==> inputs of 10-17 <==
==> flow/design.v (excerpt) <==
module lcd_ctrl(clk, reset, datain, cmd, cmd_valid, dataout, output_valid, busy);
input           clk;
input           reset;
input   [7:0]   datain;
input   [2:0]   cmd;
input           cmd_valid;
output reg [7:0]   dataout;
output reg         output_valid;
output reg         busy;
reg cur_state,next_state;  
reg [5:0] img_counter;     
reg [2:0] row,col;         
reg [2:0] row_t,col_t;         
reg [5:0] out_pos;          
reg [2:0] cmd_reg;         
reg [7:0] data_buff[35:0];  
localparam REFLASH     = 3'd0;
localparam LOAD_DATA   = 3'd1;
localparam SHIFT_RIGHT = 3'd2;
localparam SHIFT_LEFT  = 3'd3;
localparam SHIFT_UP    = 3'd4;
localparam SHIFT_DOWN  = 3'd5;
localparam WAIT_CMD = 1'b0;
localparam PROCESS  = 1'b1;
always @ ( posedge clk or posedge reset ) begin    
    if (reset)  
        cur_state <= WAIT_CMD;
    else
        cur_state <= next_state;
end 
always @ ( * ) begin     
    case ( cur_state )
  ...
clock: 5.23 ns
lec_check: 0
abc_area: 1
cap_margin: 20
core_margin: 2
core_utilization: 69
slew_margin: 20
run.sh (not shown) runs the stock make flow with config.mk's settings and CLKGATE_MAP_FILE=.
==> 10-05 (differences from 10-17) <==
Settings changed: ABC_AREA 1 to default, CORE_UTILIZATION 69 to 72, CTS_CLUSTER_DIAMETER from default to 28, CTS_CLUSTER_SIZE from default to 52, PLACE_DENSITY from default to 0.78, SETUP_SLACK_MARGIN from default to 1.09.
==> flow/constraint.sdc (replaced) <==
create_clock -name core_clock -period 3.67 [get_ports {clk}]
set_input_delay 0.7340 -clock core_clock [delete_from_list [all_inputs] [get_ports {clk}]]
set_output_delay 0.7340 -clock core_clock [all_outputs]
set_load 0.01 [all_outputs]
==> 05-04 (differences from 10-17) <==
Settings changed: CAP_MARGIN 20 to 5, CELL_PAD_IN_SITES_DETAIL_PLACEMENT from default to 0, CORE_UTILIZATION 69 to 72, CTS_CLUSTER_SIZE from default to 50, GPL_ROUTABILITY_DRIVEN from default to 0, MAX_ROUTING_LAYER from default to met4, PLACE_DENSITY_LB_ADDON from default to 0.01, SETUP_SLACK_MARGIN from default to 0.9, TNS_END_PERCENT from default to 80.
==> flow/constraint.sdc (replaced) <==
create_clock -name core_clock -period 3.08 [get_ports {clk}]
set_input_delay 0.6160 -clock core_clock [delete_from_list [all_inputs] [get_ports {clk}]]
set_output_delay 0.6160 -clock core_clock [all_outputs]
set_load 0.01 [all_outputs]
==> results <==
Number of buffers inserted during clock tree synthesis: 10-05 52; 10-17 31; 05-04 30
Max-capacitance violation count: 10-05 -; 10-17 0; 05-04 0
Hold Vio Cnt, Final: 10-05 -; 10-17 0; 05-04 0
Insertion delay at the late pin of the worst-skew pair: 10-05 -; 10-17 0.57 ns; 05-04 0.58 ns
Number of clock-tree buffers in the layout: 10-05 -; 10-17 48; 05-04 37
Period utilisation layout: 10-05 -; 10-17 87.55%; 05-04 133.7%
Multi-input combinational area share: 10-05 -; 10-17 26.50%; 05-04 25.74%
Data arrival, critical path: 10-05 -; 10-17 5.09 ns; 05-04 4.64 ns
Repair and plain buffers: 10-05 -; 10-17 64; 05-04 238
Result of the run: 10-05 did not finish; 10-17 timing/DRC/antenna clean; 05-04 failed layout checks
Failing step: 10-05 5_1_grt; 10-17 -; 05-04 -
Layout check failures: 10-05 -; 10-17 -; 05-04 setup timing
Top class by area: 10-05 -; 10-17 sequential cells; 05-04 sequential cells
Post-route minimum period: 10-05 -; 10-17 4.579 ns; 05-04 4.118 ns
Met1 layer wirelength in the final routing: 10-05 -; 10-17 14.57 mm; 05-04 15.79 mm
Clock skew after layout: 10-05 -; 10-17 0.009673 ns; 05-04 0.01757 ns
Vertical die size: 10-05 141.6 um; 10-17 146.5 um; 05-04 143.5 um
Number of cells in the yosys synthesis report: 10-05 923; 10-17 1271; 05-04 1271
Pins over their slew limit: 10-05 -; 10-17 0; 05-04 0
